### design.v
`timescale 1ns / 1ps
module div_iter (
  input div_clk,
  input resetn,
  input div,
  input div_signed,
  input [31:0] x,
  input [31:0] y,
  output [31:0]s,
  output [31:0] r,
  output reg complete
  );
  wire s_sign;
  wire r_sign;
  wire [31:0] x_abs;
  wire [31:0] y_abs;
  assign s_sign = div_signed ? (x[31] ^ y[31]) : 1'b0;
  assign r_sign = div_signed ? x[31] : 1'b0;
  assign x_abs  = div_signed ? (x[31] ? ~x + 32'd1 : x) : x;
  assign y_abs  = div_signed ? (y[31] ? ~y + 32'd1 : y) : y;
  wire [63:0] op_x_tmp;
  wire [32:0] op_x_high;
  wire        op_x_update;
  wire [32:0] sub_res;
  wire [31:0] r_tmp;
  wire [31:0] s_tmp1;
  reg  [63:0] op_x;
  reg  [32:0] op_y;
  reg  [5:0]  count;
  reg  [31:0] s_tmp;
  always @ ( posedge div_clk )
  begin
    if(!resetn)
    begin
      complete <= 1'b0;
      count    <= 6'd0;
      s_tmp    <= 32'd0;
    end
    else if(div&&!complete)
    begin
      if(count == 6'd0)
      begin
        op_x <= {32'd0,x_abs};
        op_y <= {1'b0,y_abs};
      end
      else if(op_x_update)
      begin
        op_x <= {sub_res,op_x_tmp[30:0]};
      end
      else if(!op_x_update)
        op_x <= op_x_tmp;
      count <= count == 6'd32 ? 6'd0 : count + 6'd1;
      complete <= count == 6'd32 ? 1'b1 : complete;
      s_tmp <= {s_tmp1[31:1],op_x_update};
    end
    else if(complete)
      complete <= 1'b0;
  end
assign s_tmp1 = (count == 6'd0) ? s_tmp : s_tmp << 1;
assign op_x_tmp = (count == 6'd0 || count == 6'd1) ? op_x : op_x << 1;
assign op_x_high = op_x_tmp[63:31];
assign sub_res = op_x_high + ~op_y + 1;
assign op_x_update = ~sub_res[32];
assign r_tmp = complete ? op_x[62:31] : 32'd0;
assign s = div_signed ? (s_sign ? ~s_tmp + 32'd1 : s_tmp) : s_tmp;
assign r = div_signed ? (r_sign ? ~r_tmp + 32'd1 : r_tmp) : r_tmp;
endmodule  
### run.sh
#!/bin/bash
# the make line also repeats each setting of config.mk as NAME=value (left out here)
make -C /OpenROAD-flow-scripts/flow DESIGN_CONFIG=/design/flow/config.mk WORK_HOME=/design/flow/orfs CLKGATE_MAP_FILE= finish
### config.mk
export PLATFORM = sky130hd
export DESIGN_NAME = div_iter
export DESIGN_NICKNAME = div_iter
export VERILOG_FILES = /design/flow/design.v
export SDC_FILE = /design/flow/constraint.sdc
export NUM_CORES = 4
export LEC_CHECK = 0
export ABC_AREA = 1
export CAP_MARGIN = 20
export CELL_PAD_IN_SITES_GLOBAL_PLACEMENT = 0
export CORE_ASPECT_RATIO = 1.23
export CORE_MARGIN = 2
export CORE_UTILIZATION = 38
export CTS_CLUSTER_SIZE = 80
export GPL_ROUTABILITY_DRIVEN = 0
export GPL_TIMING_DRIVEN = 0
export HOLD_SLACK_MARGIN = 0.13
export PLACE_DENSITY = 0.4
export SETUP_SLACK_MARGIN = 0.56
export SLEW_MARGIN = 20
export TNS_END_PERCENT = 40
### constraint.sdc
create_clock -name core_clock -period 4.04 [get_ports {div_clk}]
set_input_delay 0.8080 -clock core_clock [delete_from_list [all_inputs] [get_ports {div_clk}]]
set_output_delay 0.8080 -clock core_clock [all_outputs]
set_load 0.01 [all_outputs]
==> flow_metrics.env, run 1 <==
# flow metrics
export IMPL_sw_frac_of_total=0.377
export IMPL_clk_power_w=0.00157
export IMPL_layout_nets=2067
export IMPL_cpPeakStageDelay_ns=0.47
export IMPL_ys_types=49
export IMPL_top_logic_kind="simple AND/OR/NAND/NOR gates"
export IMPL_p_leak_nw=7.46
export IMPL_wl_met3_um=1170
export IMPL_setup_tns_ns=0
export IMPL_yosysTopAreaCell="edfxtp_1"
export IMPL_syn_area_per_cell_um2=6.66
export IMPL_xor_share=0.0780
export IMPL_fin_crit_sh=0.874
export IMPL_reg2reg_to="op_x[60]$_SDFFCE_PP0P_"
export IMPL_min_from="s_tmp[31]$_SDFFE_PN0P_"
export IMPL_io_pins=133
export IMPL_critPathLaunchType="flip-flop"
export IMPL_ys_seq_share=0.314
export IMPL_ff2ff_path_depth=21
export IMPL_clock_fmax_mhz=283
export IMPL_clockBufferDepth=2
export IMPL_cap_violations=0
export IMPL_fin_skew_ns=0.0136
export IMPL_route_met2_wl_um=17900
export IMPL_power_total_w=0.00592
export IMPL_wl_met1_um=16400
export IMPL_syn_to_final_growth_pct=34.4
export IMPL_grt_max_degree=30
export IMPL_ys_sh_aoi=0.127
export IMPL_common_cells="nand2_1 (471), inv_1 (277), nor2_1 (208)"
export IMPL_grt_pass1_vias=10954
export IMPL_chip_area_um2=32100
export IMPL_powerDensity_nw_per_um2=378
export IMPL_min_to="s_tmp[31]$_SDFFE_PN0P_"
export IMPL_fa_ha_area_frac=0.0435
export IMPL_synth_simple_area_share=0.322
export IMPL_seqPwrFrac=0.289
export IMPL_ir_drop_mv=0.249
export IMPL_p_switching_w=0.00223
export IMPL_synth_area_top_cells="edfxtp_1 (25%), nand2_1 (15%), inv_1 (8.9%), dfxtp_1 (6.7%), nor2_1 (6.7%)"
export IMPL_mux_share=0
export IMPL_setup_slack_ns=0.511
export IMPL_syn_area_um2=11700
export IMPL_whs_ns=0.474
export IMPL_post_drt_via_cell_ratio=4.76
export IMPL_hold_class="reg -> reg"
export IMPL_crit_fanout=10
export IMPL_clk_latency_ns=0.43
export IMPL_top_cell="nand2_1"
export IMPL_critPathCaptureType="output pin"
export IMPL_pg_seq_w=0.00171
export IMPL_crit_slowest_cell="clkdlybuf4s50_1"
export IMPL_die_h_um=198
export IMPL_htree_levels=4
export IMPL_crit_arrival_ns=2.72
export IMPL_min_path_cells=2
export IMPL_initial_core_util=0.384
export IMPL_outcome="timing/DRC/antenna clean"
export IMPL_cp_depth=14
export IMPL_die_w_um=162
export IMPL_relSlewSlack=0.589
export IMPL_drt_pre_antenna_iters=5
export IMPL_comb_power_w=0.00265
export IMPL_tightestPinTransition_ns=0.616
export IMPL_fin_crit_ns=3.53
export IMPL_top_power_group="combinational logic"
export IMPL_netlist_area_leader_share=0.247
export IMPL_synth_async_reset_ratio=0
export IMPL_cts_hold_buffers=0
export IMPL_grt_overflow_total=0
export IMPL_worstPathRequired_ns=3.23
export IMPL_clock_sinks=135
export IMPL_grt_first_pass_wirelength_um=56200
export IMPL_crit_end="r[28]"
export IMPL_critPathKind="reg -> out"
export IMPL_antenna_found_initial=0
export IMPL_rr_startpoint="count[0]$_SDFFE_PN0P_"
export IMPL_port_buffer_count=132
export IMPL_finalSetupViolCount=0
export IMPL_cts_buffers=17
export IMPL_synthFlopType="edfxtp_1"
export IMPL_warnings=33
export IMPL_ys_area_um2=11700
export IMPL_drc=0
export IMPL_core_um2=30400
export IMPL_ys_cells=1752
export IMPL_routed_wl_um=36100
export IMPL_r2r_slack_ns=0.55
export IMPL_synth_edff_count=96
export IMPL_drt_iter0_markers=699
export IMPL_clk_pin_slew_ns=0.06
export IMPL_antennaDiodeCount=0
export IMPL_num_rows=71
export IMPL_top_layer="met4"
export IMPL_grt_setup_unrepaired="true"
export IMPL_path_cells="buf_12, nand2_2, ha_4, nand3_2, nor2_4, nand2_2, nor2_4, nand2_2, nor2_4, nand3_1, nand2_1, xor2_1, inv_1, clkdlybuf4s50_1"
export IMPL_path_delay_family="simple AND/OR/NAND/NOR gates"
export IMPL_ys_flops=135
export IMPL_hpwl_um=28400
export IMPL_p_int_w=0.00369
export IMPL_final_antenna_net_count=0
export IMPL_power_clock_fraction=0.264
export IMPL_yosysWarnings=1
export IMPL_floorplan_nets=1860
export IMPL_routedWlPerCell_um=15.2
export IMPL_crit_path_start="complete$_SDFFE_PN0N_"
export IMPL_syn_instance_count=1752
export IMPL_track_usage=0.222
export IMPL_cts_root_buf="clkbuf_16"
export IMPL_maxSlewViolCount=0
export IMPL_combPwrFrac=0.447
export IMPL_vias=11306
export IMPL_final_hold_viol_count=0
export IMPL_tritoncts="built"
export IMPL_cp_num_buf_inv=3
export IMPL_post_place_ws_ns=-0.607
[through the flow]
stage / cell area, um2 / util / instances
4_1_cts: 14500 / 0.476 / 2340
3_3_place_gp: 13500 / 0.444 / 2285
2_1_floorplan: 11700 / - / 1752
3_5_place_dp: 13600 / 0.447 / 2288
6_report: 15700 / 0.516 / 2373
5_1_grt: 15700 / 0.516 / 2373
[layout make-up]
class	count	area, um2
Clock buffer	21	462
Fill cell	3115	14700
Buffer	47	380
Inverter	284	1090
Clock inverter	11	121
Timing Repair Buffer	186	1830
Sequential cell	135	3670
Multi-Input combinational cell	1288	7620
Tap cell	401	502
[metal layers]
metal	GRT usage	vias up
met5	0	-
met4	0.0613	0
met3	0.0252	34
met2	0.394	211
met1	0.285	5080
li1	-	5981
[what timing repair did]
action,CTS,global route
endpoints found under the setup margin,96,67
buffers inserted,20,25
gates resized,97,202
cloned,0,8
pin swaps,12,32
==> inputs of run 2 (changes only) <==
ABC_AREA = 0   (was 1)
CELL_PAD_IN_SITES_GLOBAL_PLACEMENT = 2   (was 0)
CORE_ASPECT_RATIO = 0.5   (was 1.23)
CORE_MARGIN = 8   (was 2)
CORE_UTILIZATION = 45   (was 38)
CTS_CLUSTER_DIAMETER = 238   (was default)
GPL_TIMING_DRIVEN = 1   (was 0)
PLACE_DENSITY = 0.39   (was 0.4)
SETUP_SLACK_MARGIN = 1.15   (was 0.56)
==> run 2 against run 1 <==
Effect of this change: hold slack better by 0.010 ns; clock skew is 0.0060 ns higher; design area is 6.6% lower; maximum frequency is 9.6% lower; critical path depth is 3 higher; flip-flop count stayed put; cell count is 25% lower; critical path type is now reg -> reg; largest cell class unchanged.
==> flow_metrics.env, run 2 <==
# flow metrics
export IMPL_seqCellArea_um2=3690
export IMPL_drc=0
export IMPL_min_path_cells=2
export IMPL_synth_simple_area_share=0.196
export IMPL_ys_flops=135
export IMPL_path_delay_family="simple AND/OR/NAND/NOR gates"
export IMPL_cpPeakStageDelay_ns=0.35
export IMPL_post_drt_via_cell_ratio=5.57
export IMPL_crit_arrival_ns=4.06
export IMPL_cp_num_buf_inv=3
export IMPL_rr_startpoint="count[4]$_SDFFE_PN0P_"
export IMPL_num_rows=39
export IMPL_clk_power_w=0.00143
export IMPL_hpwl_um=23900
export IMPL_r2r_slack_ns=0.14
export IMPL_chip_area_um2=28400
export IMPL_top_power_group="combinational logic"
export IMPL_grt_first_pass_wirelength_um=51200
export IMPL_crit_path_start="count[4]$_SDFFE_PN0P_"
export IMPL_clock_fmax_mhz=256
export IMPL_fill_cells=1896
export IMPL_path_common_cell="o211ai_1"
export IMPL_core_um2=22700
export IMPL_synthFlopType="edfxtp_1"
export IMPL_setup_slack_ns=0.136
export IMPL_crit_slowest_cell="dfxtp_4"
export IMPL_routedWlPerCell_um=18.6
export IMPL_io_pins=133
export IMPL_p_switching_w=0.00185
export IMPL_die_h_um=123
export IMPL_postPlaceCellArea_um2=12700
export IMPL_initial_core_util=0.455
export IMPL_wl_met1_um=16200
export IMPL_yosysWarnings=1
export IMPL_tritoncts="built"
export IMPL_power_total_w=0.00541
export IMPL_hold_class="reg -> reg"
export IMPL_common_cells="nand2_1 (173), nor2_1 (115), a21oi_1 (103)"
export IMPL_final_util=0.646
export IMPL_synth_async_reset_ratio=0
export IMPL_final_area_um2=14700
export IMPL_combPwrFrac=0.425
export IMPL_critPathLaunchType="flip-flop"
export IMPL_path_cells="nor3_4, nand3b_1, and2_4, buf_12, mux2_4, ha_4, o211ai_1, a21oi_4, o211ai_1, buf_4, a211oi_4, o21ai_2, mux2i_4, nor2_4, buf_6, mux2i_2, nor2_1"
export IMPL_vias=9970
export IMPL_antenna_found_initial=0
export IMPL_p_int_w=0.00356
export IMPL_crit_end="op_x[56]$_SDFFCE_PP0P_"
export IMPL_comb_power_w=0.00230
export IMPL_routed_wl_um=33400
export IMPL_antennaDiodeCount=0
export IMPL_yosysTopAreaCell="edfxtp_1"
export IMPL_reg2reg_to="op_x[56]$_SDFFCE_PP0P_"
export IMPL_sw_frac_of_total=0.342
export IMPL_pg_seq_w=0.00168
export IMPL_ys_seq_share=0.354
export IMPL_critPathKind="reg -> reg"
export IMPL_syn_instance_count=1236
export IMPL_cap_violations=0
export IMPL_clk_pin_slew_ns=0.06
export IMPL_syn_to_final_growth_pct=41.8
export IMPL_fin_crit_ns=3.90
export IMPL_crit_fanout=8
export IMPL_p_leak_nw=5.66
export IMPL_die_w_um=230
export IMPL_critPathCaptureType="flip-flop"
export IMPL_maxSlewViolCount=0
export IMPL_synth_edff_count=96
export IMPL_power_clock_fraction=0.265
export IMPL_grt_setup_unrepaired="true"
export IMPL_min_from="s_tmp[31]$_SDFFE_PN0P_"
export IMPL_clock_sinks=135
export IMPL_wl_met3_um=1950
export IMPL_ff2ff_path_depth=17
export IMPL_mux_share=0.0551
export IMPL_drt_iter0_markers=771
export IMPL_grt_max_degree=58
export IMPL_clockBufferDepth=2
export IMPL_cts_root_buf="clkbuf_16"
export IMPL_powerDensity_nw_per_um2=369
export IMPL_ys_cells=1236
export IMPL_ys_sh_aoi=0.186
export IMPL_clk_latency_ns=0.44
export IMPL_top_cell="nand2_1"
export IMPL_outcome="timing/DRC/antenna clean"
export IMPL_drt_pre_antenna_iters=5
export IMPL_ys_types=60
export IMPL_tightestPinTransition_ns=0.705
export IMPL_xor_share=0.114
export IMPL_fa_ha_area_frac=0.0492
export IMPL_setup_tns_ns=0
export IMPL_top_layer="met4"
export IMPL_cts_hold_buffers=0
export IMPL_ir_drop_mv=0.309
export IMPL_ys_area_um2=10300
export IMPL_final_antenna_net_count=0
export IMPL_seqPwrFrac=0.310
export IMPL_route_met2_wl_um=15000
export IMPL_synth_area_top_cells="edfxtp_1 (28%), dfxtp_1 (7.6%), nand2_1 (6.3%), xnor2_1 (5.9%), xor2_1 (5.5%)"
export IMPL_grt_overflow_total=0
export IMPL_syn_area_um2=10300
export IMPL_relSlewSlack=0.527
export IMPL_netlist_area_leader_share=0.279
export IMPL_track_usage=0.225
export IMPL_cts_buffers=17
export IMPL_finalSetupViolCount=0
export IMPL_top_logic_kind="simple AND/OR/NAND/NOR gates"
export IMPL_floorplan_nets=1344
export IMPL_cp_depth=17
export IMPL_fin_crit_sh=0.966
export IMPL_final_hold_viol_count=0
export IMPL_fin_skew_ns=0.0197
export IMPL_worstPathRequired_ns=4.20
export IMPL_warnings=33
export IMPL_logic_area_um2=7350
export IMPL_port_buffer_count=132
export IMPL_layout_nets=1579
export IMPL_grt_pass1_vias=9629
export IMPL_syn_area_per_cell_um2=8.36
export IMPL_post_place_ws_ns=-0.275
export IMPL_htree_levels=4
export IMPL_min_to="s_tmp[31]$_SDFFE_PN0P_"
## run 2: per-layer routing
layer	global-route usage	up-vias
li1	-	4881
met1	0.309	4808
met2	0.352	262
met3	0.0641	19
met4	0.0457	0
met5	0	-
## run 2: cell type report
class,instances,area share
Clock inverter,5,0.00333
Sequential cell,135,0.252
Inverter,55,0.0141
Tap cell,307,0.0262
Multi-Input combinational cell,984,0.501
Timing Repair Buffer,278,0.170
Clock buffer,27,0.0330
## run 2: per-stage QoR
stage / hold slack (ns) / std cells
2_1_floorplan: 0.455 / 1236
3_3_place_gp: 0.472 / 1698
3_5_place_dp: 0.478 / 1698
6_report: 0.484 / 1791
5_1_grt: 0.521 / 1791
4_1_cts: 0.485 / 1761
## run 2: timing repair
| action | in CTS | in global routing |
|---|---|---|
| endpoints found under the setup margin | 115 | 116 |
| pin swaps | 48 | 46 |
| setup buffers | 30 | 27 |
| resized | 161 | 154 |
| gates cloned | 1 | 3 |
==> inputs of run 3 (changes only) <==
ABC_AREA = default   (was 0)
CELL_PAD_IN_SITES_GLOBAL_PLACEMENT = default   (was 2)
CORE_ASPECT_RATIO = default   (was 0.5)
CORE_MARGIN = 2   (was 8)
CORE_UTILIZATION = 40   (was 45)
CTS_CLUSTER_DIAMETER = default   (was 238)
CTS_CLUSTER_SIZE = default   (was 80)
GPL_ROUTABILITY_DRIVEN = 1   (was 0)
GPL_TIMING_DRIVEN = 0   (was 1)
HOLD_SLACK_MARGIN = 0.16   (was 0.13)
PLACE_DENSITY = 0.47   (was 0.39)
SETUP_SLACK_MARGIN = default   (was 1.15)
TNS_END_PERCENT = default   (was 40)
clock period = 5.0 ns   (was 4.04 ns; I/O delays follow)
==> run 3 against run 2 <==
Effect of this change: combinational power decreased by 41%; flip-flop count unchanged; critical endpoint is now s[30]; sequential power decreased by about 20%; still clean; total power decreased by 26%; via count decreased by 7.5%; clock-buffer cell count decreased by 9; first-iteration DRC count decreased by 11%; area after synthesis unchanged; worst setup slack improved by 0.0060 ns; synthesized cell count unchanged; clock skew decreased by 0.0015 ns.
==> flow_metrics.env, run 3 <==
# flow metrics
export IMPL_setup_slack_ns=0.142
export IMPL_syn_area_um2=10300
export IMPL_vias=9226
export IMPL_yosysTopAreaCell="edfxtp_1"
export IMPL_netlist_area_leader_share=0.279
export IMPL_crit_arrival_ns=3.86
export IMPL_finalSetupViolCount=0
export IMPL_relSlewSlack=0.438
export IMPL_path_delay_family="buffers and inverters"
export IMPL_synth_edff_count=96
export IMPL_antenna_found_initial=0
export IMPL_logic_area_um2=6270
export IMPL_clock_fmax_mhz=206
export IMPL_routedWlPerCell_um=16.8
export IMPL_power_clock_fraction=0.323
export IMPL_routed_wl_um=29000
export IMPL_grt_max_degree=34
export IMPL_clockBufferDepth=2
export IMPL_reg2reg_to="op_x[58]$_SDFFCE_PP0P_"
export IMPL_cp_depth=8
export IMPL_wl_met3_um=1490
export IMPL_fin_crit_ns=4.86
export IMPL_fill_cells=2496
export IMPL_initial_core_util=0.409
export IMPL_warnings=29
export IMPL_min_path_cells=2
export IMPL_top_layer="met4"
export IMPL_crit_end="s[30]"
export IMPL_r2r_slack_ns=0.26
export IMPL_post_place_ws_ns=-0.642
export IMPL_xor_share=0.114
export IMPL_drt_iter0_markers=683
export IMPL_final_antenna_net_count=0
export IMPL_place_congestion=0.879
export IMPL_min_from="s_tmp[31]$_SDFFE_PN0P_"
export IMPL_drt_pre_antenna_iters=5
export IMPL_crit_slowest_cell="clkdlybuf4s50_1"
export IMPL_grt_overflow_total=0
export IMPL_grt_first_pass_wirelength_um=46200
export IMPL_hpwl_um=22600
export IMPL_grt_setup_unrepaired="false"
export IMPL_common_cells="nand2_1 (173), nor2_1 (115), a21oi_1 (103)"
export IMPL_ys_sh_aoi=0.186
export IMPL_synthFlopType="edfxtp_1"
export IMPL_tritoncts="built"
export IMPL_drc=0
export IMPL_mux_share=0.0551
export IMPL_worstPathRequired_ns=4.00
export IMPL_synth_area_top_cells="edfxtp_1 (28%), dfxtp_1 (7.6%), nand2_1 (6.3%), xnor2_1 (5.9%), xor2_1 (5.5%)"
export IMPL_ys_seq_share=0.354
export IMPL_die_h_um=165
export IMPL_top_logic_kind="simple AND/OR/NAND/NOR gates"
export IMPL_cts_buffers=17
export IMPL_sw_frac_of_total=0.338
export IMPL_tightestPinTransition_ns=0.836
export IMPL_cts_root_buf="clkbuf_16"
export IMPL_port_buffer_count=132
export IMPL_cpPeakStageDelay_ns=0.70
export IMPL_ys_area_um2=10300
export IMPL_chip_area_um2=27100
export IMPL_top_cell="nand2_1"
export IMPL_fa_ha_area_frac=0.0492
export IMPL_critPathLaunchType="input port"
export IMPL_maxSlewViolCount=0
export IMPL_syn_to_final_growth_pct=23.6
export IMPL_yosysWarnings=1
export IMPL_p_leak_nw=4.71
export IMPL_clk_pin_slew_ns=0.06
export IMPL_p_switching_w=0.00135
export IMPL_io_pins=133
export IMPL_layout_nets=1489
export IMPL_wl_met1_um=15200
export IMPL_rr_startpoint="count[0]$_SDFFE_PN0P_"
export IMPL_min_to="s_tmp[31]$_SDFFE_PN0P_"
export IMPL_outcome="timing/DRC/antenna clean"
export IMPL_syn_instance_count=1236
export IMPL_seqPwrFrac=0.339
export IMPL_synth_async_reset_ratio=0
export IMPL_pg_seq_w=0.00135
export IMPL_antennaDiodeCount=0
export IMPL_clock_sinks=135
export IMPL_core_um2=25300
export IMPL_route_met2_wl_um=12000
export IMPL_path_cells="clkdlybuf4s50_1, xor2_1, and2_1, clkbuf_1, clkbuf_1, o41ai_1, xnor2_1, clkdlybuf4s50_1"
export IMPL_cp_num_buf_inv=4
export IMPL_critPathCaptureType="output pin"
export IMPL_powerDensity_nw_per_um2=312
export IMPL_htree_levels=4
export IMPL_crit_fanout=10
export IMPL_die_w_um=165
export IMPL_post_drt_via_cell_ratio=5.35
export IMPL_whs_ns=0.490
export IMPL_combPwrFrac=0.337
export IMPL_grt_pass1_vias=8484
export IMPL_final_hold_viol_count=0
export IMPL_crit_path_start="x[31]"
export IMPL_floorplan_nets=1344
export IMPL_ir_drop_mv=0.198
export IMPL_fin_skew_ns=0.0182
export IMPL_seqCellArea_um2=3660
export IMPL_num_rows=58
export IMPL_cts_hold_buffers=0
export IMPL_critPathKind="in -> out"
export IMPL_ys_cells=1236
export IMPL_fin_crit_sh=0.972
export IMPL_top_power_group="registers"
export IMPL_clk_latency_ns=0.43
export IMPL_cap_violations=0
export IMPL_hold_class="reg -> reg"
export IMPL_track_usage=0.218
export IMPL_comb_power_w=0.00135
export IMPL_p_int_w=0.00264
export IMPL_ff2ff_path_depth=18
export IMPL_ys_flops=135
export IMPL_ys_types=60
export IMPL_syn_area_per_cell_um2=8.36
export IMPL_clk_power_w=0.00129
export IMPL_synth_simple_area_share=0.196
## run 3: area by class of cell
cell class | instances | area share
multi-input combinational | 984 | 0.490
sequential | 135 | 0.287
timing repair buffer | 134 | 0.108
clock buffer | 18 | 0.0336
tap | 330 | 0.0323
buffer | 54 | 0.0196
inverter | 55 | 0.0162
clock inverter | 14 | 0.0134
## run 3: what timing repair did
item                       4_1_cts  5_1_grt
buffers inserted                 0        0
pin swaps                        0        1
setup endpoints to repair       38       37
hold endpoints to repair         0        0
resized                         11       21
## run 3: layer usage
| layer | global-route usage | vias to the layer above |
|---|---|---|
| met4 | 0.0415 | 0 |
| li1 | - | 4702 |
| met1 | 0.343 | 4248 |
| met2 | 0.315 | 262 |
| met5 | 0 | - |
| met3 | 0.0337 | 14 |
## run 3: stage by stage
step,area (um2),instances,power (W),utilization,setup TNS [ns]
floorplan,10300,1236,0.00227,-,0
global placement,12100,1698,0.00268,0.478,-15.65
detailed placement,12100,1700,0.00269,0.481,-15.42
CTS,12700,1727,0.00399,0.505,0
global route,12800,1724,0.00421,0.506,0
finish,12800,1724,0.00399,0.506,0
Power figures rest on the tool's default switching activity, not on a simulated workload.
